--- design/flow/run.sh ---
#!/bin/bash
# the make line also repeats each setting of config.mk as NAME=value (left out here)
make -C /OpenROAD-flow-scripts/flow DESIGN_CONFIG=/design/flow/config.mk WORK_HOME=/design/flow/orfs CLKGATE_MAP_FILE= finish
--- design/flow/config.mk ---
export PLATFORM = sky130hd
export DESIGN_NAME = top
export DESIGN_NICKNAME = top
export VERILOG_FILES = /design/flow/design.v
export SDC_FILE = /design/flow/constraint.sdc
export NUM_CORES = 4
export LEC_CHECK = 0
export ABC_AREA = 1
export CAP_MARGIN = 20
export CORE_MARGIN = 2
export CORE_UTILIZATION = 70
export PLACE_DENSITY_LB_ADDON = 0.26
export SETUP_SLACK_MARGIN = -0.29
export SLEW_MARGIN = 20
--- design/flow/constraint.sdc ---
create_clock -name core_clock -period 3.98 [get_ports {clk}]
set_input_delay 0.7960 -clock core_clock [delete_from_list [all_inputs] [get_ports {clk}]]
set_output_delay 0.7960 -clock core_clock [all_outputs]
set_load 0.01 [all_outputs]
--- design/flow/design.v ---
module values (
    input logic       clk,
    input logic       rst_n,       
    input logic       newframe,   
    input logic [5:0] pixel,       
    input logic [63:0] seed,       
    output logic [7:0] read_data,
    output logic [63:0] debug_grid  
);
    logic [63:0] current_state;
    logic [63:0] next_state;
    logic [31:0] frame_counter;    
    logic update_frame;            
    always_ff @(posedge clk) begin
        if (!rst_n) begin
            current_state <= seed;   
        end else if (newframe) begin
            current_state <= next_state;
        end
    end
    assign debug_grid = current_state;
always_comb begin 
    integer x_offset, y_offset;
    logic [5:0] neighbor_count[64];
    next_state = 64'b0;
    if (newframe) begin
        int neighbor_counter;
        logic [2:0] row;
        logic [2:0] col;
        logic is_alive;
        logic becomes_alive;
        for (int i = 0; i < 64; i++) begin
            neighbor_counter = 0;
            row = i / 8;  
            col = i % 8;   
            for (x_offset = -1; x_offset <= 1; x_offset = x_offset + 1) begin
                for (y_offset = -1; y_offset <= 1; y_offset = y_offset + 1) begin
                    if (!(x_offset == 0 && y_offset == 0)) begin
                        logic [5:0] neighbor_index;
                        logic [2:0] new_row, new_col;
                        if ((row + x_offset >= 0) && (row + x_offset < 8) &&
                            (col + y_offset >= 0) && (col + y_offset < 8)) begin
                            new_row = row + x_offset;
                            new_col = col + y_offset;
                            neighbor_index = new_row * 8 + new_col;
                            if (current_state[neighbor_index]) begin
                                neighbor_counter = neighbor_counter + 1;
                            end
                        end
                        else begin
                            neighbor_index =0;
                            new_row = 0;
                            new_col = 0;
                        end
                    end
                end
            end
            is_alive = current_state[i];
            becomes_alive = (is_alive && (neighbor_counter == 2 || neighbor_counter == 3)) ||
                (!is_alive && (neighbor_counter == 3));
            next_state[i] = becomes_alive;
        end
    end
    else begin
        next_state = current_state;  
        x_offset = 0;
        y_offset = 0;
    end
end
always_comb begin
    if (current_state[pixel]) begin
        read_data = 8'hFF;  
    end else begin
        read_data = 8'h00;  
    end
end
endmodule
module ws2812b(
    input logic clk, 
    input logic rst_n,
    input logic serial_in, 
    input logic transmit, 
    output logic ws2812b_out, 
    output logic shift
);
    localparam IDLE = 1'b0;  
    localparam TRANSMITTING = 1'b1;
    localparam T0_CYCLE_COUNT = 4'd5;
    localparam T1_CYCLE_COUNT = 4'd10;
    localparam MAX_CYCLE_COUNT = 4'd15;
    logic state;
    logic [3:0] cycle_count;
    logic bit_being_sent;
    always_ff @(posedge clk) begin
        if (!rst_n) begin
            state <= IDLE;
            cycle_count <= 4'd0;
            bit_being_sent <= 1'b0;
        end else
        unique case (state)
            IDLE:
                if (transmit == 1'b1) begin
                    state <= TRANSMITTING;  
                    cycle_count <= 4'd0;  
                    bit_being_sent <= serial_in;
                end
            TRANSMITTING:  
                if (transmit == 1'b0) begin
                    state <= IDLE;  
                end
                else if (cycle_count == MAX_CYCLE_COUNT - 1) begin  
                    cycle_count <= 4'd0;
                    bit_being_sent <= serial_in;
                end
                else begin
                    cycle_count <= cycle_count + 1;
                end
        endcase
    end
    always_comb begin
        if (state == TRANSMITTING)
            if (bit_being_sent == 1'b0)  
                ws2812b_out = (cycle_count < T0_CYCLE_COUNT);  
            else
                ws2812b_out = (cycle_count < T1_CYCLE_COUNT);  
        else
            ws2812b_out = 1'b0;  
    end
    assign shift = (state == TRANSMITTING) && (cycle_count == 4'd0);  
endmodule
module controller (
    input logic clk, 
    input logic rst_n,
    output logic load_sreg, 
    output logic transmit_pixel, 
    output logic [5:0] pixel, 
    output logic newframe
);
    localparam TRANSMIT_FRAME       = 1'b0;
    localparam IDLE                 = 1'b1;
    localparam [2:0] READ_CH_VALS   = 3'b001;
    localparam [2:0] LOAD_SREG      = 3'b010;
    localparam [2:0] TRANSMIT_PIXEL = 3'b100;
    localparam [8:0] TRANSMIT_CYCLES    = 9'd360;        
    localparam [19:0] IDLE_CYCLES       = 20'd3600;      
    logic state;
    logic next_state;
    logic [2:0] transmit_phase;
    logic [2:0] next_transmit_phase;
    logic [5:0] pixel_counter;
    logic [5:0] frame_counter;  
    logic [8:0] transmit_counter;
    logic [19:0] idle_counter;
    logic transmit_pixel_done;
    logic idle_done;
    assign transmit_pixel_done = (transmit_counter == TRANSMIT_CYCLES - 1);
    assign idle_done = (idle_counter == IDLE_CYCLES - 1);
    always_ff @(posedge clk) begin
        if (!rst_n) begin
            state <= TRANSMIT_FRAME;
            transmit_phase <= READ_CH_VALS;
        end else begin
            state <= next_state;
            transmit_phase <= next_transmit_phase;
        end
    end
    always_comb begin
        next_state = 1'bx;
        unique case (state)
            TRANSMIT_FRAME:
                if ((pixel_counter == 6'd0) && (transmit_pixel_done))
                    next_state = IDLE;
                else
                    next_state = TRANSMIT_FRAME;
            IDLE:
                if (idle_done)
                    next_state = TRANSMIT_FRAME;
                else
                    next_state = IDLE;
        endcase
    end
    always_comb begin
        next_transmit_phase = READ_CH_VALS;
        if (state == TRANSMIT_FRAME) begin
            case (transmit_phase)
                READ_CH_VALS:
                    next_transmit_phase = LOAD_SREG;
                LOAD_SREG:
                    next_transmit_phase = TRANSMIT_PIXEL;
                TRANSMIT_PIXEL:
                    next_transmit_phase = transmit_pixel_done ? READ_CH_VALS : TRANSMIT_PIXEL;
            endcase
        end
    end
    always_ff @(posedge clk) begin
        if (!rst_n) begin
            pixel_counter <= 6'd63;
        end else if ((state == TRANSMIT_FRAME) && transmit_pixel_done) begin
            pixel_counter <= pixel_counter - 1;
        end
    end
    always_ff @(posedge clk) begin
        if (!rst_n) begin
            newframe <= 1'b0;
            frame_counter <= 6'd0;
        end else if (idle_done) begin
            if (frame_counter == 6'd1) begin
                newframe <= 1'b1;
                frame_counter <= 6'd0;
            end else begin
                newframe <= 1'b0;
                frame_counter <= frame_counter + 6'd1;
            end
        end else begin
            newframe <= 1'b0;
        end
    end
    always_ff @(posedge clk) begin
        if (!rst_n) begin
            transmit_counter <= 9'd0;
        end else if (transmit_phase == TRANSMIT_PIXEL) begin
            transmit_counter <= transmit_counter + 1;
        end
        else begin
            transmit_counter <= 9'd0;
        end
    end
    always_ff @(posedge clk) begin
        if (!rst_n) begin
            idle_counter <= 20'd0;
        end else if (state == IDLE) begin
            idle_counter <= idle_counter + 1;
        end
        else begin
            idle_counter <= 20'd0;
        end
    end
    assign pixel = pixel_counter;
    assign load_sreg = (transmit_phase == LOAD_SREG);
    assign transmit_pixel = (transmit_phase == TRANSMIT_PIXEL);
endmodule
module top(
    input logic     clk, 
    input logic     SW, 
    input logic     BOOT, 
    input logic [63:0] seed,
    output logic    _48b, 
    output logic    _45a
);
    logic [7:0] read_data;
    logic [5:0] pixel;
    logic newframe; 
    logic [23:0] shift_reg;  
    logic load_sreg;
    logic transmit_pixel;
    logic shift; 
    logic ws2812b_out;
    logic [63:0] pixel_control;
    logic [63:0] next_pixel_control;  
    logic [5:0] pixel_index;  
    logic [1:0] flipper;  
    values u1 (
        .clk         (clk), 
        .rst_n       (SW),  
        .newframe    (newframe), 
        .pixel        (pixel),
        .seed        (seed),
        .read_data     (read_data),
        .debug_grid  ()
    );
    ws2812b u4 (  
        .clk            (clk), 
        .rst_n          (SW),
        .serial_in      (shift_reg[23]),  
        .transmit       (transmit_pixel),  
        .ws2812b_out    (ws2812b_out), 
        .shift          (shift)
    );
    controller u5 (
        .clk            (clk), 
        .rst_n          (SW),
        .load_sreg      (load_sreg), 
        .transmit_pixel (transmit_pixel), 
        .pixel          (pixel),  
        .newframe          (newframe)  
    );
    always_ff @(posedge clk) begin
        if (!SW) begin
            flipper = 2'b00;
            shift_reg <= 24'd0;
        end else begin
        if(newframe) begin
            flipper = flipper + 1;
            if (flipper == 2'b11) begin
                flipper = 2'b00;
            end
        end
        if (load_sreg) begin  
            unique case (flipper)
                2'b00:
                    shift_reg <= { read_data, 16'd0 };
                2'b01:
                    shift_reg <= { 8'd0, read_data, 8'd0 };
                2'b10:
                    shift_reg <= { 16'd0, read_data };
                2'b11:  
                    shift_reg <= { 16'd0, read_data };
            endcase
        end
        else if (shift) begin
            shift_reg <= { shift_reg[22:0], 1'b0 }; 
        end
        end
    end
    assign _48b = ws2812b_out;  
    assign _45a = ~ws2812b_out;  
endmodule
==> Changelog: implementation, run 1 <==
### Implementation results

- FF-to-FF Start: u1.current_state[11]
- Yosys simple share: 0.4839
- Start-to-end type of the worst setup path: reg2reg
- Cell total in the yosys stat output: 5293
- Number of nets at floorplan: 5712
- Final hold violation count: 0
- Top cell type by instance count after synthesis: sky130_fd_sc_hd__nand2_1
- Core area: 41670 µm²
- Final setup vio count: 35
- Post-synth area from yosys stat: 29380 µm²
- Post-synth EDFFs: 64
- Proportion of synthesized area in mux cells: 0
- Detail Route met3 WL: 11890 µm
- Mean Syn Cell Area: 5.551 µm²
- Worst hold path stage count: 2
- Post-route non-filler standard cell count: 6271
- DRC violation count after routing: 0
- Rows: 75
- Drt total wl: 101600 µm
- Peak per-stage delay on the critical path: 0.45 ns
- Area occupied by registers: 3483 µm²
- Area share, top type: 0.2619
- Post-detailed-placement half-perimeter wirelength: 60540 µm
- End of the critical path: u1.current_state[20]
- Hold Buf Count CTS: 0
- Detailed-route wire length on metal 1: 36650 µm
- Crit. End Element: register
- Post-synthesis instance area: 29380 µm²
- Drt via density: 6.120
- Number of violations of the max-capacitance limit: 0
- Post-Place Cells: 6165
- Clock root buffer: sky130_fd_sc_hd__clkbuf_16
- Maximum fanout count along the critical path: 3
- Horiz. Die Dim: 208.9 µm
- Overall chip area: 43630 µm²
- Share of the synthesized netlist area taken by xor and xnor gates: 0.02951
- Multi-input gate area in the final layout: 23410 µm²
- Capture instance of the worst register-to-register path: u1.current_state[20]
- CTS tree: done
- CTS Buf Count: 17
- Worst path required time: 4.27 ns
- Normalized max-slew margin: 0.2347
- Worst Reg2Reg Path Length in Cells: 28
- Ranking of synthesized cells by area: sky130_fd_sc_hd__nand2_1, sky130_fd_sc_hd__ha_1, sky130_fd_sc_hd__nand3_1
- Routed length on met2: 45370 µm
- Clock-pin slew reported for the worst setup and hold paths after clock tree synthesis: 0.10 ns
- Path type of the worst min-delay path: reg2reg
- Total global routing track utilization: 0.3757
- Number of diodes: 0
- Most used cell, CP: sky130_fd_sc_hd__nand2_1
- Final #Nets: 6138
- Slew of the pin with the lowest slew margin: 1.147 ns
- Number of H-tree levels: 4
- Top post-synthesis cells by count: sky130_fd_sc_hd__nand2_1, sky130_fd_sc_hd__inv_1, sky130_fd_sc_hd__nand3_1, sky130_fd_sc_hd__ha_1, sky130_fd_sc_hd__nor2_1
- Setup TNS: -7.539 ns
- Dominant non-sequential cell family after synthesis: simple AND/OR/NAND/NOR gates
- Final period util: 1.114
- Minimum setup slack in the final design: -0.4542 ns
- Post-route cell area: 35830 µm²
- Instance area after placement: 33180 µm²
- 1st-iter DRT viols: 5226
- Instance tally after logic synthesis: 5293
- Adder and majority cell fraction of the synthesized area: 0.1509
- Dominant synthesized flop cell: sky130_fd_sc_hd__dfxtp_1
- Average wire length per cell after detail routing: 16.21 µm
- Async set or reset register ratio after synthesis: 0
- Number of global-route vias before repair: 33070
- CP delay by family, top: simple AND/OR/NAND/NOR gates
- RSZ-0062 raised after global routing: yes
- Flop-to-flop setup slack: -0.45 ns
- Critical Path Source: u1.current_state[11]
- Bufs on Longest Clock Path: 2
- Startpoint type of the worst setup path: register
- Post-synthesis sequential element count: 142
- Vias after detailed routing: 38380
- Cell taking the most area after synthesis: sky130_fd_sc_hd__nand2_1
- Filler instances: 2275
- Critical path arrival: 4.73 ns
- Final GP Congestion: 0.9150
- Number of logic stages on the critical path including buffering: 28
- Outcome: failed layout checks
- Input/output buffers: 67
- Share of synthesized cell area in and-or and or-and compound cells: 0.08274
- Post-synthesis cell type count: 52
- Maximum number of pins on one net before global-route repair: 106
- Boundary Pins: 69
- Uppermost metal layer occupied by signal nets: met4
- Number of warning messages in the logs: 91
- Insertion delay to the later sink of the worst-skew pair: 0.54 ns
- Blocking Checks: negative setup slack
- Count of warnings emitted by yosys: 4
- Fraction of the yosys area taken by sequential cells: 0.1186
- Number of iterations in the first detailed-routing pass: 21
- Maximum achievable frequency: 0.2255 GHz
- Initial antenna violation count: 1
- Number of sinks driven by the clock tree: 142
- Clock tree skew after final layout: 0.03382 ns
- Final min period: 4.434 ns
- Origin of the worst min-delay path: u5.transmit_phase[0]
- Floorplan utilization: 0.7052
- Growth of design area from synthesis to finish: 21.97%
- Die Y: 208.9 µm
- Destination of the worst hold path: u5.transmit_phase[2]
- Sum of buffers and inverters on the critical path: 6
- Critical Path Slowest Stage Cell: sky130_fd_sc_hd__edfxtp_1
- Global route overflow: 0
- Antenna-violating nets left: 0
- Max-slew violations: 0
- Wire length of the first global-routing pass: 140300 µm
==> per-stage QoR <==
stage | hold slack [ns] | utilization | setup WS, ns
6_report | 0.4390 | 0.8601 | -0.4542
4_1_cts | 0.4415 | 0.8147 | -0.2945
3_3_place_gp | 0.4054 | 0.7963 | -0.2743
5_1_grt | 0.4590 | 0.8601 | -0.6750
2_1_floorplan | 0.3935 | - | -0.3538
3_5_place_dp | 0.4160 | 0.7963 | -0.4752
==> area by class of cell <==
class / count / area share
well taps: 539 / 0.01882
flip-flops and latches: 142 / 0.09721
inverters: 765 / 0.08101
clock inverters: 15 / 0.005307
multi-input cells: 4205 / 0.6534
repair buffers: 588 / 0.1324
clock buffers: 17 / 0.01187
==> per-layer routing <==
| layer | track usage | vias up |
|---|---|---|
| met5 | 0 | - |
| met4 | 0.1931 | 0 |
| met3 | 0.05290 | 930 |
| met2 | 0.6614 | 2857 |
| met1 | 0.4448 | 16880 |
| li1 | - | 17720 |
==> what timing repair did <==
item / CTS / global route
pin swaps: 9 / 174
setup endpoints to repair: 8 / 35
gates resized: 23 / 328
setup buffers: 12 / 86
==> run 2: changes to the inputs <==
- ABC_AREA: 1 -> unset
- CORE_UTILIZATION: 70 -> 72
- CTS_CLUSTER_SIZE: unset -> 44
- PLACE_DENSITY_LB_ADDON: 0.26 -> 0.07
- SETUP_SLACK_MARGIN: -0.29 -> -0.39
- clock period: 3.98 -> 4.05 ns (I/O delays scaled with it)
==> run 2 against run 1 <==
Via count shrank 19%. Routed wire length shrank 2.2%. Critical path type unchanged. Synthesized cell count decreased by 37%. Still fails the layout checks on negative setup slack. Sequential cell count stayed put. Critical endpoint is now u1.current_state[28]. Highest routed layer is now met5.
==> Changelog: implementation, run 2 <==
### Implementation results

- Number of nets at floorplan: 3766
- Final #Nets: 4229
- Top cell type by instance count after synthesis: sky130_fd_sc_hd__nand2_1
- Total global routing track utilization: 0.3985
- Cell taking the most area after synthesis: sky130_fd_sc_hd__ha_1
- Final core utilization: 0.9101
- Clock tree skew after final layout: 0.02443 ns
- Final Hold Slack: 0.4443 ns
- Post-synthesis sequential element count: 142
- Destination of the worst hold path: u5.transmit_phase[2]
- DRC violation count after routing: 0
- Post-synth area from yosys stat: 26460 µm²
- Die Y: 195.7 µm
- Crit. End Element: register
- Share of synthesized cell area in and-or and or-and compound cells: 0.1752
- Worst hold path stage count: 2
- Vias after detailed routing: 30900
- Slew of the pin with the lowest slew margin: 1.236 ns
- Ranking of synthesized cells by area: sky130_fd_sc_hd__ha_1, sky130_fd_sc_hd__xnor2_1, sky130_fd_sc_hd__edfxtp_1
- Overall chip area: 38300 µm²
- Fraction of the yosys area taken by sequential cells: 0.1316
- Outcome: failed layout checks
- Maximum number of pins on one net before global-route repair: 48
- Clock-pin slew reported for the worst setup and hold paths after clock tree synthesis: 0.09 ns
- Worst path required time: 4.32 ns
- Post-synthesis instance area: 26460 µm²
- Post-detailed-placement half-perimeter wirelength: 56540 µm
- Normalized max-slew margin: 0.1747
- Final period util: 1.245
- Instance tally after logic synthesis: 3347
- Worst slack after detailed placement: -0.4317 ns
- Maximum fanout count along the critical path: 3
- Ordered list of cells on the worst path: inv_1 -> buf_4 -> ha_1 -> xor2_2 -> ha_1 -> nand2_1 -> o31ai_4 -> ha_1 -> nor2_1 -> nor2_1 -> ha_1 -> nand2_1 -> o31ai_2 -> ha_1 -> mux2_2 -> ha_1 -> o21ai_0 -> nor4_1 -> a32o_1
- Peak per-stage delay on the critical path: 0.45 ns
- Post-route non-filler standard cell count: 4296
- Number of violations of the max-capacitance limit: 0
- Input/output buffers: 67
- Sum of buffers and inverters on the critical path: 2
- Instance area after placement: 30770 µm²
- Capture instance of the worst register-to-register path: u1.current_state[28]
- Number of warning messages in the logs: 88
- Post-Place Cells: 4195
- Final min period: 5.041 ns
- Critical path arrival: 5.31 ns
- Blocking Checks: negative setup slack
- Final GP Congestion: 0.9164
- Core area: 36430 µm²
- Dominant non-sequential cell family after synthesis: XOR/XNOR gates
- Share of the synthesized netlist area taken by xor and xnor gates: 0.2048
- Critical Path Slowest Stage Cell: sky130_fd_sc_hd__a32o_1
- Initial antenna violation count: 6
- Origin of the worst min-delay path: u5.transmit_phase[0]
- Cell total in the yosys stat output: 3347
- Number of H-tree levels: 4
- Growth of design area from synthesis to finish: 25.29%
- Number of sinks driven by the clock tree: 142
- Floorplan utilization: 0.7263
- Mean Syn Cell Area: 7.907 µm²
- Startpoint type of the worst setup path: register
- End of the critical path: u1.current_state[28]
- Setup TNS: -16.87 ns
- Global route overflow: 0
- Final hold violation count: 0
- Number of logic stages on the critical path including buffering: 19
- Clock root buffer: sky130_fd_sc_hd__clkbuf_16
- Rows: 70
- Dominant synthesized flop cell: sky130_fd_sc_hd__dfxtp_1
- Top post-synthesis cells by count: sky130_fd_sc_hd__nand2_1, sky130_fd_sc_hd__ha_1, sky130_fd_sc_hd__xnor2_1, sky130_fd_sc_hd__nor2_1, sky130_fd_sc_hd__xor2_1
- Async set or reset register ratio after synthesis: 0
- Horiz. Die Dim: 195.7 µm
- Yosys simple share: 0.1949
- Drt via density: 7.193
- Drt total wl: 99440 µm
- Post-synth EDFFs: 64
- Flop-to-flop setup slack: -0.99 ns
- Start-to-end type of the worst setup path: reg2reg
- CTS tree: done
- Adder and majority cell fraction of the synthesized area: 0.1676
- Post-route cell area: 33160 µm²
- Number of iterations in the first detailed-routing pass: 19
- RSZ-0062 raised after global routing: yes
- Max-slew violations: 0
- Boundary Pins: 69
- Critical Path Source: u1.current_state[19]
- FF-to-FF Start: u1.current_state[19]
- Maximum achievable frequency: 0.1984 GHz
- CP delay by family, top: adder cells
- Post-synthesis cell type count: 99
- Path type of the worst min-delay path: reg2reg
- Worst Reg2Reg Path Length in Cells: 19
- Minimum setup slack in the final design: -0.9910 ns
- Bufs on Longest Clock Path: 2
- Final setup vio count: 36
- Proportion of synthesized area in mux cells: 0.06387
- Insertion delay to the later sink of the worst-skew pair: 0.49 ns
- 1st-iter DRT viols: 4359
- CTS Buf Count: 17
- Antenna-violating nets left: 0
- Number of global-route vias before repair: 28570
- Wire length of the first global-routing pass: 127600 µm
- Count of warnings emitted by yosys: 4
- Most used cell, CP: sky130_fd_sc_hd__ha_1
- Average wire length per cell after detail routing: 23.15 µm
- Area share, top type: 0.1645
-- run 2: final cells by class --
class / instances / area (µm²)
sequential: 142 / 3483
timing repair buffer: 624 / 4896
clock buffer: 17 / 425.4
antenna: 5 / 12.51
inverter: 209 / 814.5
clock inverter: 15 / 173.9
multi-input combinational: 2816 / 22770
tap: 468 / 585.6
fill: 1408 / 3277
-- run 2: repair_timing --
| item | 4_1_cts | 5_1_grt |
|---|---|---|
| endpoints found under the setup margin | 16 | 34 |
| gates resized | 18 | 248 |
| pin swaps | 13 | 106 |
| hold buffers | 0 | 0 |
| buffers inserted | 11 | 67 |
-- run 2: routing by layer --
layer / share of wire / track usage
met5: 0.00024 / 0
met4: 0.11 / 0.2724
met3: 0.12 / 0.05329
met2: 0.45 / 0.7287
met1: 0.32 / 0.4280
==> run 3: changes to the inputs <==
- ABC_AREA: unset -> 1
- CAP_MARGIN: 20 -> 40
- CELL_PAD_IN_SITES_DETAIL_PLACEMENT: unset -> 2
- CORE_ASPECT_RATIO: unset -> 1.16
- CORE_MARGIN: 2 -> 6
- CORE_UTILIZATION: 72 -> 15
- CTS_CLUSTER_DIAMETER: unset -> 155
- CTS_CLUSTER_SIZE: 44 -> 22
- GPL_ROUTABILITY_DRIVEN: unset -> 1
- GPL_TIMING_DRIVEN: unset -> 1
- HOLD_SLACK_MARGIN: unset -> 0.01
- MAX_ROUTING_LAYER: unset -> met4
- MIN_ROUTING_LAYER: unset -> met2
- PLACE_DENSITY_LB_ADDON: 0.07 -> 0.28
- SETUP_SLACK_MARGIN: -0.39 -> 0.98
- SLEW_MARGIN: 20 -> 40
- clock period: 4.05 -> 9.18 ns (I/O delays scaled with it)
==> run 3 against run 2 <==
The run now finishes clean. Global-route usage down 22 points. Setup slack improved by 4.2 ns. Critical path depth is 10 higher. Via count rose by 50%. Cell area increased by 0.15%. Synthesized cell count up 58%. Critical endpoint is now u1.current_state[42].
==> Changelog: implementation, run 3 <==
### Implementation results

- Maximum number of pins on one net before global-route repair: 50
- Setup TNS: 0 ns
- CTS tree: done
- Horiz. Die Dim: 422.9 µm
- Start-to-end type of the worst setup path: reg2reg
- Die Y: 488.7 µm
- Overall chip area: 206700 µm²
- Drt total wl: 119400 µm
- Number of violations of the max-capacitance limit: 0
- Maximum achievable frequency: 0.1664 GHz
- Clock root buffer: sky130_fd_sc_hd__clkbuf_16
- Adder and majority cell fraction of the synthesized area: 0.1509
- Ranking of synthesized cells by area: sky130_fd_sc_hd__nand2_1, sky130_fd_sc_hd__ha_1, sky130_fd_sc_hd__nand3_1
- Startpoint type of the worst setup path: register
- Proportion of synthesized area in mux cells: 0
- Worst Reg2Reg Path Length in Cells: 29
- Boundary Pins: 69
- Normalized max-slew margin: 0.4295
- Final min period: 6.010 ns
- Worst hold path stage count: 2
- Post-detailed-placement half-perimeter wirelength: 88710 µm
- Number of warning messages in the logs: 86
- Path type of the worst min-delay path: reg2reg
- Number of nets at floorplan: 5712
- Core area: 194200 µm²
- Outcome: no timing/DRC/antenna violations
- CTS Buf Count: 17
- Critical Path Slowest Stage Cell: sky130_fd_sc_hd__edfxtp_1
- Flop-to-flop setup slack: 3.17 ns
- Initial antenna violation count: 0
- Top post-synthesis cells by count: sky130_fd_sc_hd__nand2_1, sky130_fd_sc_hd__inv_1, sky130_fd_sc_hd__nand3_1, sky130_fd_sc_hd__ha_1, sky130_fd_sc_hd__nor2_1
- Final Hold Slack: 0.4299 ns
- Area occupied by registers: 3483 µm²
- Number of sinks driven by the clock tree: 142
- Cell taking the most area after synthesis: sky130_fd_sc_hd__nand2_1
- Count of warnings emitted by yosys: 4
- Input/output buffers: 67
- Final core utilization: 0.1710
- Multi-input gate area in the final layout: 21960 µm²
- Instance area after placement: 32560 µm²
- Final setup vio count: 0
- Antenna-violating nets left: 0
- Clock-pin slew reported for the worst setup and hold paths after clock tree synthesis: 0.10 ns
- CP delay by family, top: adder cells
- Dominant non-sequential cell family after synthesis: simple AND/OR/NAND/NOR gates
- Async set or reset register ratio after synthesis: 0
- Instance tally after logic synthesis: 5293
- Bufs on Longest Clock Path: 2
- Number of resized instances in the post-cts repair step: 0
- Capture instance of the worst register-to-register path: u1.current_state[42]
- Filler instances: 24150
- 1st-iter DRT viols: 5569
- Insertion delay to the later sink of the worst-skew pair: 0.56 ns
- Most used cell, CP: sky130_fd_sc_hd__nand2_1
- Cell total in the yosys stat output: 5293
- Area share, top type: 0.2619
- Crit. End Element: register
- Dominant synthesized flop cell: sky130_fd_sc_hd__dfxtp_1
- Growth of design area from synthesis to finish: 13.03%
- Share of synthesized cell area in and-or and or-and compound cells: 0.08274
- Share of the synthesized netlist area taken by xor and xnor gates: 0.02951
- Rows: 174
- Wire length of the first global-routing pass: 189600 µm
- Final #Nets: 5664
- Post-synthesis instance area: 29380 µm²
- Number of iterations in the first detailed-routing pass: 6
- Average wire length per cell after detail routing: 15.26 µm
- Setup fix buffers added after clock tree synthesis: 0
- Post-synth area from yosys stat: 29380 µm²
- Mean Syn Cell Area: 5.551 µm²
- Hold Buf Count CTS: 0
- Number of global-route vias before repair: 52280
- Critical path arrival: 6.31 ns
- Final period util: 0.6547
- Max-slew violations: 0
- Vias after detailed routing: 46390
- Critical Path Source: u1.current_state[33]
- FF-to-FF Start: u1.current_state[33]
- RSZ-0062 raised after global routing: no
- Top cell type by instance count after synthesis: sky130_fd_sc_hd__nand2_1
- Origin of the worst min-delay path: u5.transmit_phase[0]
- Worst path required time: 9.48 ns
- Drt via density: 5.927
- Clock tree skew after final layout: 0.02533 ns
- DRC violation count after routing: 0
- Peak per-stage delay on the critical path: 0.77 ns
- End of the critical path: u1.current_state[42]
- Yosys simple share: 0.4839
- Final GP Congestion: 0.8138
- Number of logic stages on the critical path including buffering: 29
- Total global routing track utilization: 0.1763
- Final hold violation count: 0
- Post-synthesis cell type count: 52
- Sum of buffers and inverters on the critical path: 6
- Slew of the pin with the lowest slew margin: 0.8558 ns
- Fraction of the yosys area taken by sequential cells: 0.1186
- Destination of the worst hold path: u5.transmit_phase[2]
- Number of H-tree levels: 4
- Post-synthesis sequential element count: 142
- Post-synth EDFFs: 64
- Post-route cell area: 33210 µm²
- Maximum fanout count along the critical path: 20
- Global route overflow: 0
- Floorplan utilization: 0.1513
-- run 3: cell type report --
cell class / count / area share
multi-input combinational: 4205 / 0.6612
sequential: 142 / 0.1049
tap: 2552 / 0.09615
inverter: 765 / 0.08700
timing repair buffer: 114 / 0.03172
clock buffer: 20 / 0.01439
clock inverter: 12 / 0.003466
antenna: 16 / 0.001206
-- run 3: metal layers --
metal,vias up,share of wire,track usage
li1,16650,-,-
met1,16660,0,-
met2,12320,0.57,0.2248
met3,768,0.37,0.2082
met4,0,0.053,0.02724
met5,-,0,-
-- run 3: metrics by stage --
stage	instances	setup slack, ns
finish	7826	3.170
global route	7810	2.790
CTS	7809	3.245
detailed placement	7777	3.347
global placement	7776	3.455
floorplan	5293	4.619
==> run 4: changes to the inputs <==
- ABC_AREA: 1 -> unset
- CAP_MARGIN: 40 -> 20
- CELL_PAD_IN_SITES_DETAIL_PLACEMENT: 2 -> unset
- CORE_ASPECT_RATIO: 1.16 -> unset
- CORE_MARGIN: 6 -> 2
- CORE_UTILIZATION: 15 -> 65
- CTS_CLUSTER_DIAMETER: 155 -> unset
- CTS_CLUSTER_SIZE: 22 -> unset
- GPL_ROUTABILITY_DRIVEN: 1 -> unset
- GPL_TIMING_DRIVEN: 1 -> unset
- HOLD_SLACK_MARGIN: 0.01 -> unset
- MAX_ROUTING_LAYER: met4 -> unset
- MIN_ROUTING_LAYER: met2 -> unset
- PLACE_DENSITY_LB_ADDON: 0.28 -> unset
- SETUP_SLACK_MARGIN: 0.98 -> unset
- SLEW_MARGIN: 40 -> 20
- clock period: 9.18 -> 9.05 ns (I/O delays scaled with it)
==> run 4 against run 3 <==
Setup slack gained 0.048 ns. Routed wire length decreased by 46%. Non-clock buffer count decreased by 10. Cell area fell by 16%. Sequential share of layout area up 2.0 points. Cell count is 51% lower. Synthesized cell count is 37% lower. Critical path type unchanged. Critical endpoint is now u1.current_state[49].
==> Changelog: implementation, run 4 <==
### Implementation results

- Startpoint type of the worst setup path: register
- Sum of buffers and inverters on the critical path: 3
- Core area: 39910 µm²
- M3 GR Usage: 0.03294
- Cell taking the most area after synthesis: sky130_fd_sc_hd__ha_1
- FF-to-FF Start: u1.current_state[40]
- Setup TNS: 0 ns
- Horiz. Die Dim: 205.8 µm
- Post-synth EDFFs: 64
- Yosys simple share: 0.1949
- Input/output buffers: 67
- Share of synthesized cell area in and-or and or-and compound cells: 0.1752
- CTS tree: done
- Growth of design area from synthesis to finish: 5.078%
- Initial antenna violation count: 0
- Drt total wl: 64910 µm
- Max-slew violations: 0
- Maximum achievable frequency: 0.1715 GHz
- Rows: 73
- Vias after detailed routing: 23850
- Dominant synthesized flop cell: sky130_fd_sc_hd__dfxtp_1
- Grt met1 use: 0.3658
- Antenna-violating nets left: 0
- Post-synth area from yosys stat: 26460 µm²
- Final min period: 5.832 ns
- Number of sinks driven by the clock tree: 142
- Top post-synthesis cells by count: sky130_fd_sc_hd__nand2_1, sky130_fd_sc_hd__ha_1, sky130_fd_sc_hd__xnor2_1, sky130_fd_sc_hd__nor2_1, sky130_fd_sc_hd__xor2_1
- Start-to-end type of the worst setup path: reg2reg
- Boundary Pins: 69
- Instance tally after logic synthesis: 3347
- Hold Buf Count CTS: 0
- Outcome: no timing/DRC/antenna violations
- DRC violation count after routing: 0
- Number of H-tree levels: 4
- Clock-pin slew reported for the worst setup and hold paths after clock tree synthesis: 0.08 ns
- Critical Path Source: u1.current_state[40]
- Number of logic stages on the critical path including buffering: 21
- Layer with the highest usage after global routing: met2
- Worst hold path stage count: 2
- Crit. End Element: register
- Filler instances: 3284
- Critical path arrival: 6.14 ns
- Dominant non-sequential cell family after synthesis: XOR/XNOR gates
- Maximum fanout count along the critical path: 17
- Share of the synthesized netlist area taken by xor and xnor gates: 0.2048
- Maximum number of pins on one net before global-route repair: 68
- Setup fix buffers added after clock tree synthesis: 0
- Average wire length per cell after detail routing: 16.96 µm
- CP delay by family, top: adder cells
- Number of resized instances in the post-cts repair step: 0
- Mean Syn Cell Area: 7.907 µm²
- Final period util: 0.6444
- Post-detailed-placement half-perimeter wirelength: 46230 µm
- Final hold violation count: 0
- Most used cell, CP: sky130_fd_sc_hd__ha_1
- Number of nets at floorplan: 3766
- Wire length of the first global-routing pass: 107000 µm
- Destination of the worst hold path: u5.transmit_phase[2]
- Normalized max-slew margin: 0.3015
- Die Y: 205.8 µm
- Overall chip area: 42340 µm²
- Clock root buffer: sky130_fd_sc_hd__clkbuf_16
- Path type of the worst min-delay path: reg2reg
- Adder and majority cell fraction of the synthesized area: 0.1676
- Post-synthesis sequential element count: 142
- Met2 global-route usage: 0.5599
- RSZ-0062 raised after global routing: no
- Number of diodes: 0
- Area occupied by registers: 3483 µm²
- Global route overflow: 0
- Multi-input gate area in the final layout: 21350 µm²
- Bufs on Longest Clock Path: 2
- Final GP Congestion: 0.8922
- Cell total in the yosys stat output: 3347
- Number of iterations in the first detailed-routing pass: 6
- Clock tree skew after final layout: 0.01876 ns
- Worst path required time: 9.36 ns
- Ordered list of cells on the worst path: clkinv_1 -> ha_1 -> xor2_4 -> ha_1 -> nand2_1 -> o31ai_1 -> ha_1 -> nand2b_1 -> nand2_1 -> inv_1 -> ha_1 -> a22o_1 -> ha_1 -> mux2i_1 -> inv_1 -> ha_1 -> nand2_1 -> a221o_1 -> o31a_1 -> a2111oi_2 -> a2bb2oi_1
- Count of warnings emitted by yosys: 4
- Flop-to-flop setup slack: 3.22 ns
- Number of violations of the max-capacitance limit: 0
- Final setup vio count: 0
- Peak per-stage delay on the critical path: 0.78 ns
- Insertion delay to the later sink of the worst-skew pair: 0.46 ns
- Post-synthesis instance area: 26460 µm²
- Slew of the pin with the lowest slew margin: 1.046 ns
- Ranking of synthesized cells by area: sky130_fd_sc_hd__ha_1, sky130_fd_sc_hd__xnor2_1, sky130_fd_sc_hd__edfxtp_1
- Top cell type by instance count after synthesis: sky130_fd_sc_hd__nand2_1
- Total global routing track utilization: 0.3052
- Capture instance of the worst register-to-register path: u1.current_state[49]
- 1st-iter DRT viols: 1484
- Worst Reg2Reg Path Length in Cells: 21
- Final #Nets: 3709
- Async set or reset register ratio after synthesis: 0
- Final core utilization: 0.6967
- Number of global-route vias before repair: 23010
- Proportion of synthesized area in mux cells: 0.06387
- End of the critical path: u1.current_state[49]
- Number of warning messages in the logs: 88
- Post-synthesis cell type count: 99
- Floorplan utilization: 0.6630
- Critical Path Slowest Stage Cell: sky130_fd_sc_hd__edfxtp_1
- Origin of the worst min-delay path: u5.transmit_phase[0]
- Area share, top type: 0.1645
- Fraction of the yosys area taken by sequential cells: 0.1316
- CTS Buf Count: 17
- Drt via density: 6.230
[run 4: through the flow]
| step | instances | setup slack (ns) | cell area, µm² | hold slack (ns) |
|---|---|---|---|---|
| 6_report | 3828 | 3.218 | 27810 | 0.4378 |
| 5_1_grt | 3828 | 2.747 | 27810 | 0.4829 |
| 4_1_cts | 3828 | 3.217 | 27810 | 0.4354 |
| 3_5_place_dp | 3796 | 3.244 | 27220 | 0.4145 |
| 3_3_place_gp | 3796 | 3.416 | 27220 | 0.3981 |
| 2_1_floorplan | 3347 | 4.231 | 26460 | 0.3936 |
[run 4: per-layer routing]
metal  up-vias  wire, µm
li1      11820         -
met1     11340     28150
met2       566     32120
met3       121      2874
met4         0      1771
met5         -         0
[run 4: layout make-up]
type	count	share of cell area
inverter	209	0.02821
clock buffer	19	0.01633
timing repair buffer	104	0.03402
sequential	142	0.1253
tap	525	0.02362
multi-input combinational	2816	0.7679
clock inverter	13	0.004634
==> run 5: changes to the inputs <==
- CELL_PAD_IN_SITES_DETAIL_PLACEMENT: unset -> 0
- CORE_ASPECT_RATIO: unset -> 1.56
- CORE_UTILIZATION: 65 -> 63
- CTS_CLUSTER_DIAMETER: unset -> 205
- CTS_CLUSTER_SIZE: unset -> 29
- GPL_TIMING_DRIVEN: unset -> 1
- MIN_ROUTING_LAYER: unset -> met1
- SETUP_SLACK_MARGIN: unset -> 0.98
- SLEW_MARGIN: 20 -> 35
- clock period: 9.05 -> 5.23 ns (I/O delays scaled with it)
==> run 5 against run 4 <==
Non-clock buffer count is 476 higher. Routed wire length rose by 52%. Clock skew grew 0.0052 ns. Setup slack got worse by 2.6 ns. Maximum frequency grew 26%.
==> Changelog: implementation, run 5 <==
### Implementation results

- Outcome: no timing/DRC/antenna violations
- Dominant non-sequential cell family after synthesis: XOR/XNOR gates
- Maximum number of pins on one net before global-route repair: 60
- Number of iterations in the first detailed-routing pass: 9
- Clock-pin slew reported for the worst setup and hold paths after clock tree synthesis: 0.10 ns
- RSZ-0062 raised after global routing: yes
- Worst Reg2Reg Path Length in Cells: 18
- Antenna-violating nets left: 0
- Wire length of the first global-routing pass: 127800 µm
- Rows: 93
- Destination of the worst hold path: u5.transmit_phase[2]
- Number of violations of the max-capacitance limit: 0
- Flop-to-flop setup slack: 0.59 ns
- FF-to-FF Start: u1.current_state[17]
- Share of synthesized cell area in and-or and or-and compound cells: 0.1752
- Path type of the worst min-delay path: reg2reg
- Growth of design area from synthesis to finish: 38.25%
- Max-slew violations: 0
- Post-synthesis cell type count: 99
- Final setup vio count: 0
- Drt total wl: 98490 µm
- Worst hold path stage count: 2
- Number of global-route vias before repair: 26850
- Final period util: 0.8863
- Most used cell, CP: sky130_fd_sc_hd__ha_1
- Final min period: 4.635 ns
- Crit. End Element: register
- Mean Syn Cell Area: 7.907 µm²
- Number of warning messages in the logs: 91
- Final GP Congestion: 0.8681
- Maximum fanout count along the critical path: 3
- Post-synth area from yosys stat: 26460 µm²
- Yosys simple share: 0.1949
- Bufs on Longest Clock Path: 2
- Drt via density: 6.807
- Horiz. Die Dim: 168.1 µm
- Insertion delay to the later sink of the worst-skew pair: 0.50 ns
- Input/output buffers: 67
- Peak per-stage delay on the critical path: 0.52 ns
- CP delay by family, top: adder cells
- Number of nets at floorplan: 3766
- Post-detailed-placement half-perimeter wirelength: 50320 µm
- Setup TNS: 0 ns
- Start-to-end type of the worst setup path: reg2reg
- Die Y: 260.0 µm
- Slew of the pin with the lowest slew margin: 0.8341 ns
- Post-synthesis instance area: 26460 µm²
- Final hold violation count: 0
- Ranking of synthesized cells by area: sky130_fd_sc_hd__ha_1, sky130_fd_sc_hd__xnor2_1, sky130_fd_sc_hd__edfxtp_1
- Boundary Pins: 69
- Normalized max-slew margin: 0.4432
- Proportion of synthesized area in mux cells: 0.06387
- Share of the synthesized netlist area taken by xor and xnor gates: 0.2048
- Ordered list of cells on the worst path: buf_12 -> ha_2 -> nor2_2 -> nor2_1 -> ha_1 -> nand2_2 -> o31ai_4 -> ha_1 -> mux2_4 -> ha_4 -> a221o_1 -> ha_1 -> mux2_4 -> ha_4 -> o221ai_4 -> a21oi_2 -> o21ai_1 -> o31ai_1
- Instance tally after logic synthesis: 3347
- Initial antenna violation count: 1
- Cell taking the most area after synthesis: sky130_fd_sc_hd__ha_1
- Dominant synthesized flop cell: sky130_fd_sc_hd__dfxtp_1
- Global route overflow: 0
- Worst path required time: 5.49 ns
- Critical Path Slowest Stage Cell: sky130_fd_sc_hd__edfxtp_1
- Minimum setup slack in the final design: 0.5946 ns
- Sum of buffers and inverters on the critical path: 1
- Instance area after placement: 28200 µm²
- DRC violation count after routing: 0
- Core area: 41420 µm²
- Adder and majority cell fraction of the synthesized area: 0.1676
- Capture instance of the worst register-to-register path: u1.current_state[26]
- Count of warnings emitted by yosys: 4
- Startpoint type of the worst setup path: register
- Fraction of the yosys area taken by sequential cells: 0.1316
- Cell total in the yosys stat output: 3347
- Total global routing track utilization: 0.3551
- Overall chip area: 43700 µm²
- Origin of the worst min-delay path: u5.transmit_phase[0]
- Clock tree skew after final layout: 0.02400 ns
- Post-route cell area: 36590 µm²
- Worst slack after detailed placement: 0.4595 ns
- CTS tree: done
- Maximum achievable frequency: 0.2157 GHz
- Final #Nets: 4185
- Area share, top type: 0.1645
- Clock root buffer: sky130_fd_sc_hd__clkbuf_16
- Critical path arrival: 4.90 ns
- 1st-iter DRT viols: 2914
- Async set or reset register ratio after synthesis: 0
- Number of H-tree levels: 4
- Number of sinks driven by the clock tree: 142
- Number of logic stages on the critical path including buffering: 18
- Top cell type by instance count after synthesis: sky130_fd_sc_hd__nand2_1
- Post-synthesis sequential element count: 142
- Floorplan utilization: 0.6388
- CTS Buf Count: 17
- End of the critical path: u1.current_state[26]
- Average wire length per cell after detail routing: 22.89 µm
- Top post-synthesis cells by count: sky130_fd_sc_hd__nand2_1, sky130_fd_sc_hd__ha_1, sky130_fd_sc_hd__xnor2_1, sky130_fd_sc_hd__nor2_1, sky130_fd_sc_hd__xor2_1
- Vias after detailed routing: 29280
- Post-synth EDFFs: 64
- Critical Path Source: u1.current_state[17]
[run 5: metrics by stage]
stage / util / std cells / hold slack [ns]
finish: 0.8832 / 4302 / 0.4384
global route: 0.8832 / 4301 / 0.4542
CTS: 0.7879 / 4105 / 0.4377
detailed placement: 0.6809 / 3835 / 0.4058
global placement: 0.6803 / 3834 / 0.3982
floorplan: - / 3347 / 0.3936
[run 5: layout make-up]
class                      instances  area [µm²]
tap                              522       653.1
clock buffer                      17       425.4
sequential                       142        3485
antenna                            1       2.502
timing repair buffer             580        5527
inverter                         209       960.9
clock inverter                    15       191.4
fill                            1889        4837
multi-input combinational       2816       25340
[run 5: timing repair]
| action | CTS | global route |
|---|---|---|
| hold buffers | 0 | 0 |
| gates cloned | 7 | 6 |
| gates resized | 358 | 448 |
| pin swaps | 112 | 254 |
| setup endpoints to repair | 36 | 36 |
| setup buffers | 231 | 190 |
[run 5: layer usage]
metal / part of all wire / GRT usage / vias up
met1: 0.34 / 0.3707 / 13830
li1: - / - / 12790
met5: 0 / 0 / -
met3: 0.078 / 0.03622 / 801
met2: 0.49 / 0.6853 / 1859
met4: 0.093 / 0.2055 / 0
==> run 6: changes to the inputs <==
- CORE_ASPECT_RATIO: 1.56 -> 0.92
- CORE_UTILIZATION: 63 -> 64
- CTS_CLUSTER_DIAMETER: 205 -> unset
- clock period: 5.23 -> 5.24 ns (I/O delays scaled with it)
==> run 6 against run 5 <==
Still clean on timing, DRC and antenna. Core utilization is 0.46 points lower. Critical path depth is 3 higher. Synthesized cell count stayed put. Count of clock-buffer cells in the layout is 3 higher. First-iteration DRC count is 33% higher. Register-to-register slack worse by 0.28 ns. Area after synthesis stayed put. Sequential share of layout area is 0.18 points higher. Routed wire length is 5.5% higher. Critical endpoint is now u1.current_state[20].
==> Changelog: implementation, run 6 <==
### Implementation results

- Total global routing track utilization: 0.3617
- CP delay by family, top: adder cells
- Share of the synthesized netlist area taken by xor and xnor gates: 0.2048
- Number of global-route vias before repair: 26340
- Post-synthesis cell type count: 99
- Slew of the pin with the lowest slew margin: 1.062 ns
- Peak per-stage delay on the critical path: 0.51 ns
- Wire length of the first global-routing pass: 128200 µm
- Adder and majority cell fraction of the synthesized area: 0.1676
- Maximum achievable frequency: 0.2031 GHz
- Overall chip area: 42990 µm²
- Boundary Pins: 69
- Worst hold path stage count: 2
- Final hold violation count: 0
- Drt total wl: 103900 µm
- FF-to-FF Start: u1.current_state[11]
- Instance tally after logic synthesis: 3347
- Post-synthesis instance area: 26460 µm²
- Global route overflow: 0
- Final setup vio count: 0
- Worst Reg2Reg Path Length in Cells: 21
- Count of warnings emitted by yosys: 4
- Clock root buffer: sky130_fd_sc_hd__clkbuf_16
- Final Hold Slack: 0.3885 ns
- DRC violation count after routing: 0
- Maximum fanout count along the critical path: 3
- Dominant synthesized flop cell: sky130_fd_sc_hd__dfxtp_1
- Insertion delay to the later sink of the worst-skew pair: 0.48 ns
- Worst path required time: 5.46 ns
- Area share, top type: 0.1645
- Yosys simple share: 0.1949
- Post-synthesis sequential element count: 142
- Number of H-tree levels: 4
- Number of sinks driven by the clock tree: 142
- Top cell type by instance count after synthesis: sky130_fd_sc_hd__nand2_1
- Top post-synthesis cells by count: sky130_fd_sc_hd__nand2_1, sky130_fd_sc_hd__ha_1, sky130_fd_sc_hd__xnor2_1, sky130_fd_sc_hd__nor2_1, sky130_fd_sc_hd__xor2_1
- Antenna-violating nets left: 0
- Rows: 71
- Critical Path Slowest Stage Cell: sky130_fd_sc_hd__nor3b_2
- Startpoint type of the worst setup path: register
- Maximum number of pins on one net before global-route repair: 55
- Post-synth area from yosys stat: 26460 µm²
- Number of violations of the max-capacitance limit: 0
- 1st-iter DRT viols: 3869
- Number of logic stages on the critical path including buffering: 21
- Initial antenna violation count: 1
- Die Y: 199.0 µm
- Floorplan utilization: 0.6476
- Number of iterations in the first detailed-routing pass: 10
- Outcome: no timing/DRC/antenna violations
- Post-detailed-placement half-perimeter wirelength: 50240 µm
- RSZ-0062 raised after global routing: yes
- Cell taking the most area after synthesis: sky130_fd_sc_hd__ha_1
- Number of nets at floorplan: 3766
- Start-to-end type of the worst setup path: reg2reg
- Bufs on Longest Clock Path: 2
- Final GP Congestion: 0.8996
- Clock tree skew after final layout: 0.01998 ns
- Final #Nets: 4156
- CTS tree: done
- Mean Syn Cell Area: 7.907 µm²
- Fraction of the yosys area taken by sequential cells: 0.1316
- Hold Buf Count CTS: 0
- Average wire length per cell after detail routing: 24.18 µm
- End of the critical path: u1.current_state[20]
- Ranking of synthesized cells by area: sky130_fd_sc_hd__ha_1, sky130_fd_sc_hd__xnor2_1, sky130_fd_sc_hd__edfxtp_1
- Growth of design area from synthesis to finish: 35.67%
- Capture instance of the worst register-to-register path: u1.current_state[20]
- Horiz. Die Dim: 216.0 µm
- Normalized max-slew margin: 0.2911
- Setup TNS: 0 ns
- Core area: 40860 µm²
- Path type of the worst min-delay path: reg2reg
- Max-slew violations: 0
- Cell total in the yosys stat output: 3347
- Ordered list of cells on the worst path: buf_6 -> clkinvlp_4 -> buf_6 -> buf_6 -> ha_4 -> xor2_2 -> ha_1 -> mux2i_2 -> inv_1 -> ha_1 -> nand2_1 -> o21ai_2 -> ha_1 -> mux2_4 -> ha_4 -> nand2_1 -> xor2_2 -> xnor2_2 -> nor3b_2 -> mux2i_1 -> a32o_1
- Share of synthesized cell area in and-or and or-and compound cells: 0.1752
- Critical path arrival: 5.15 ns
- CTS Buf Count: 17
- Sum of buffers and inverters on the critical path: 5
- Number of warning messages in the logs: 91
- Critical Path Source: u1.current_state[11]
- Dominant non-sequential cell family after synthesis: XOR/XNOR gates
- Destination of the worst hold path: u5.transmit_phase[2]
- Final min period: 4.925 ns
- Flop-to-flop setup slack: 0.32 ns
- Crit. End Element: register
- Drt via density: 6.982
- Vias after detailed routing: 30000
- Input/output buffers: 67
- Post-synth EDFFs: 64
- Final period util: 0.9398
- Async set or reset register ratio after synthesis: 0
- Clock-pin slew reported for the worst setup and hold paths after clock tree synthesis: 0.08 ns
- Origin of the worst min-delay path: u5.transmit_phase[0]
- Proportion of synthesized area in mux cells: 0.06387
run 6: area by class of cell:
| class | count | area (µm²) |
|---|---|---|
| Multi-Input combinational cell | 2816 | 25290 |
| Fill cell | 1887 | 4960 |
| Timing Repair Buffer | 551 | 4905 |
| Sequential cell | 142 | 3485 |
| Inverter | 209 | 973.4 |
| Tap cell | 547 | 684.4 |
| Clock buffer | 20 | 466.7 |
| Clock inverter | 11 | 97.59 |
| Antenna cell | 1 | 2.502 |
run 6: metrics by stage:
step | std cells | worst slack, ns | utilization | instance area, µm²
2_1_floorplan | 3347 | 0.7990 | - | 27260
3_3_place_gp | 3858 | 0.6023 | 0.6899 | 28190
3_5_place_dp | 3858 | 0.4760 | 0.6899 | 28190
4_1_cts | 4144 | 0.8087 | 0.7951 | 32490
5_1_grt | 4296 | 0.2848 | 0.8786 | 35900
6_report | 4297 | 0.3154 | 0.8786 | 35900
run 6: what timing repair did:
item | 4_1_cts | 5_1_grt
pin swaps | 127 | 220
endpoints found under the setup margin | 36 | 36
buffers inserted | 248 | 151
gates resized | 340 | 419
gates cloned | 7 | 1
run 6: metal layers:
layer  GRT usage  up-vias  part of all wire
met5           0        -           0.00013
met4      0.1624        2             0.084
met1      0.4486    13940              0.35
li1            -    12720                 -
met3     0.04266      915              0.12
met2      0.6325     2416              0.45
==> run 7: changes to the inputs <==
- CORE_ASPECT_RATIO: 0.92 -> 1.56
- CORE_UTILIZATION: 64 -> 65
- SLEW_MARGIN: 35 -> 0
- clock period: 5.24 -> 4.89 ns (I/O delays scaled with it)
==> run 7 against run 6 <==
The run now fails in global routing (5_1_grt). Area after synthesis stayed put. Die area fell by 1.4%. Synthesized cell count unchanged.
==> Changelog: implementation, run 7 <==
## Implementation

- Overall chip area: 42380 µm²
- Number of H-tree levels: 4
- Count of warnings emitted by yosys: 4
- Cell total in the yosys stat output: 3347
- Share of synthesized cell area in and-or and or-and compound cells: 0.1752
- Top cell type by instance count after synthesis: sky130_fd_sc_hd__nand2_1
- Top post-synthesis cells by count: sky130_fd_sc_hd__nand2_1, sky130_fd_sc_hd__ha_1, sky130_fd_sc_hd__xnor2_1, sky130_fd_sc_hd__nor2_1, sky130_fd_sc_hd__xor2_1
- Dominant non-sequential cell family after synthesis: XOR/XNOR gates
- Boundary Pins: 69
- Adder and majority cell fraction of the synthesized area: 0.1676
- Worst slack after detailed placement: 0.09407 ns
- Cell taking the most area after synthesis: sky130_fd_sc_hd__ha_1
- Post-Place Cells: 3844
- Horiz. Die Dim: 165.6 µm
- Proportion of synthesized area in mux cells: 0.06387
- First error: [ERROR GRT-0232] Routing congestion too high. Check the congestion heatmap in the GUI.
- Rows: 92
- Post-synth EDFFs: 64
- Mean Syn Cell Area: 7.907 µm²
- Post-synthesis instance area: 26460 µm²
- Instance tally after logic synthesis: 3347
- Floorplan utilization: 0.6569
- Yosys simple share: 0.1949
- Core area: 40290 µm²
- CTS Buf Count: 17
- Outcome: stopped before the end
- Number of sinks driven by the clock tree: 142
- Clock root buffer: sky130_fd_sc_hd__clkbuf_16
- Fraction of the yosys area taken by sequential cells: 0.1316
- Bufs on Longest Clock Path: 2
- Input/output buffers: 67
- Area share, top type: 0.1645
- Global route overflow: 7
- Async set or reset register ratio after synthesis: 0
- Fail Step: global routing (5_1_grt)
- Share of the synthesized netlist area taken by xor and xnor gates: 0.2048
- Total global routing track utilization: 0.7041
- Post-synthesis sequential element count: 142
- Die Y: 256.0 µm
- Ranking of synthesized cells by area: sky130_fd_sc_hd__ha_1, sky130_fd_sc_hd__xnor2_1, sky130_fd_sc_hd__edfxtp_1
- Number of nets at floorplan: 3766
- Post-synth area from yosys stat: 26460 µm²
- Post-detailed-placement half-perimeter wirelength: 52130 µm
- Final GP Congestion: 0.8880
- Instance area after placement: 29520 µm²
- Post-synthesis cell type count: 99
- Dominant synthesized flop cell: sky130_fd_sc_hd__dfxtp_1
-- run 7: layer usage --
layer | GRT overflow | GRT usage
met2 | 3 | 0.8753
met1 | 0 | 0.7111
met5 | 0 | 0.3385
met4 | 3 | 0.6492
met3 | 1 | 0.5388
-- run 7: timing repair --
item	4_1_cts
cloned	3
hold endpoints to repair	0
pin swaps	249
setup buffers	335
endpoints found under the setup margin	36
hold buffers	0
gates resized	408
==> run 8: changes to the inputs <==
- CELL_PAD_IN_SITES_DETAIL_PLACEMENT: 0 -> 1
- CORE_MARGIN: 2 -> 6
- CORE_UTILIZATION: 65 -> 15
- GPL_ROUTABILITY_DRIVEN: unset -> 0
- MAX_ROUTING_LAYER: unset -> met4
- clock period: 4.89 -> 6.04 ns (I/O delays scaled with it)
==> run 8 against run 7 <==
The run now finishes clean. Synthesized cell count did not move. Die area rose to 4.4 times the previous value. Area after synthesis did not move.
==> Changelog: implementation, run 8 <==
### Implementation results

- Worst slack after detailed placement: 0.6012 ns
- Number of sinks driven by the clock tree: 142
- Drt total wl: 84080 µm
- Worst hold path stage count: 2
- Crit. End Element: register
- Input/output buffers: 67
- Multi-input gate area in the final layout: 21490 µm²
- 1st-iter DRT viols: 1001
- End of the critical path: u1.current_state[49]
- Clock tree skew after final layout: 0.01983 ns
- Critical Path Slowest Stage Cell: sky130_fd_sc_hd__edfxtp_1
- Initial antenna violation count: 11
- Number of logic stages on the critical path including buffering: 22
- Vias after detailed routing: 24650
- Top post-synthesis cells by count: sky130_fd_sc_hd__nand2_1, sky130_fd_sc_hd__ha_1, sky130_fd_sc_hd__xnor2_1, sky130_fd_sc_hd__nor2_1, sky130_fd_sc_hd__xor2_1
- Wire length of the first global-routing pass: 134000 µm
- Flop-to-flop setup slack: 1.06 ns
- Setup TNS: 0 ns
- Area share, top type: 0.1645
- Floorplan utilization: 0.1509
- Sum of buffers and inverters on the critical path: 4
- Horiz. Die Dim: 348.3 µm
- Instance area after placement: 29660 µm²
- Adder and majority cell fraction of the synthesized area: 0.1676
- Post-synth area from yosys stat: 26460 µm²
- Number of iterations in the first detailed-routing pass: 5
- Rows: 192
- Global route overflow: 0
- CTS Buf Count: 17
- Number of warning messages in the logs: 88
- Peak per-stage delay on the critical path: 0.35 ns
- Post-synth EDFFs: 64
- Startpoint type of the worst setup path: register
- Max-slew violations: 0
- Proportion of synthesized area in mux cells: 0.06387
- Count of warnings emitted by yosys: 4
- Final period util: 0.8237
- Average wire length per cell after detail routing: 14.79 µm
- Destination of the worst hold path: u5.transmit_phase[2]
- Number of global-route vias before repair: 26820
- Mean Syn Cell Area: 7.907 µm²
- Fraction of the yosys area taken by sequential cells: 0.1316
- Yosys simple share: 0.1949
- Maximum number of pins on one net before global-route repair: 53
- Ordered list of cells on the worst path: buf_6 -> clkinv_4 -> ha_4 -> xor2_4 -> ha_1 -> nand2_1 -> o31ai_1 -> ha_1 -> nand2b_1 -> nand2_1 -> inv_1 -> ha_1 -> a22o_1 -> ha_1 -> mux2i_2 -> inv_1 -> ha_1 -> nand2_1 -> a221o_1 -> o31a_1 -> a2111oi_2 -> a2bb2oi_1
- RSZ-0062 raised after global routing: yes
- Number of H-tree levels: 4
- Number of violations of the max-capacitance limit: 0
- CTS tree: done
- Share of the synthesized netlist area taken by xor and xnor gates: 0.2048
- FF-to-FF Start: u1.current_state[40]
- Drt via density: 4.335
- Core area: 175400 µm²
- Post-synthesis instance area: 26460 µm²
- Cell total in the yosys stat output: 3347
- Start-to-end type of the worst setup path: reg2reg
- Capture instance of the worst register-to-register path: u1.current_state[49]
- Instance tally after logic synthesis: 3347
- Growth of design area from synthesis to finish: 15.99%
- Dominant synthesized flop cell: sky130_fd_sc_hd__dfxtp_1
- Final min period: 4.975 ns
- Antenna-violating nets left: 0
- Clock-pin slew reported for the worst setup and hold paths after clock tree synthesis: 0.08 ns
- Normalized max-slew margin: 0.2630
- Worst Reg2Reg Path Length in Cells: 22
- Slew of the pin with the lowest slew margin: 1.104 ns
- Final Hold Slack: 0.4261 ns
- Maximum achievable frequency: 0.2010 GHz
- Die Y: 536.6 µm
- Post-route cell area: 30700 µm²
- Post-synthesis sequential element count: 142
- Worst path required time: 6.40 ns
- Overall chip area: 186900 µm²
- Maximum fanout count along the critical path: 17
- Outcome: no timing/DRC/antenna violations
- DRC violation count after routing: 0
- Minimum setup slack in the final design: 1.065 ns
- Bufs on Longest Clock Path: 2
- Dominant non-sequential cell family after synthesis: XOR/XNOR gates
- Total global routing track utilization: 0.08887
- Cell taking the most area after synthesis: sky130_fd_sc_hd__ha_1
- Post-detailed-placement half-perimeter wirelength: 63370 µm
- Final #Nets: 3758
- Critical path arrival: 5.33 ns
- Post-synthesis cell type count: 99
- Async set or reset register ratio after synthesis: 0
- Share of synthesized cell area in and-or and or-and compound cells: 0.1752
- Boundary Pins: 69
- Ranking of synthesized cells by area: sky130_fd_sc_hd__ha_1, sky130_fd_sc_hd__xnor2_1, sky130_fd_sc_hd__edfxtp_1
- Final hold violation count: 0
- Insertion delay to the later sink of the worst-skew pair: 0.52 ns
- Area occupied by registers: 3483 µm²
- Clock root buffer: sky130_fd_sc_hd__clkbuf_16
- Most used cell, CP: sky130_fd_sc_hd__ha_1
- Critical Path Source: u1.current_state[40]
- CP delay by family, top: adder cells
- Filler instances: 21160
- Origin of the worst min-delay path: u5.transmit_phase[0]
- Number of nets at floorplan: 3766
- Top cell type by instance count after synthesis: sky130_fd_sc_hd__nand2_1
- Path type of the worst min-delay path: reg2reg
- Final setup vio count: 0
[run 8: layout make-up]
cell class | count | share of cell area
diodes | 6 | 0.0004891
clock buffers | 18 | 0.01431
clock inverters | 14 | 0.005299
inverters | 209 | 0.02719
multi-input cells | 2816 | 0.6999
flip-flops and latches | 142 | 0.1135
well taps | 2328 | 0.09489
repair buffers | 153 | 0.04443
[run 8: what timing repair did]
action / in CTS / in global routing
hold buffers: 0 / 0
buffers inserted: 4 / 21
resized: 7 / 59
pin swaps: 1 / 4
setup endpoints to repair: 7 / 28
[run 8: metrics by stage]
stage | util | std cells
6_report | 0.1750 | 5686
5_1_grt | 0.1750 | 5686
4_1_cts | 0.1728 | 5659
3_5_place_dp | 0.1691 | 5623
3_3_place_gp | 0.1691 | 5623
2_1_floorplan | - | 3347
[run 8: per-layer routing]
metal / global-route usage / wire length [µm]
met1: 0.09721 / 36280
met2: 0.1617 / 42520
met3: 0.01293 / 2571
met4: 0.03572 / 2703
met5: - / 0
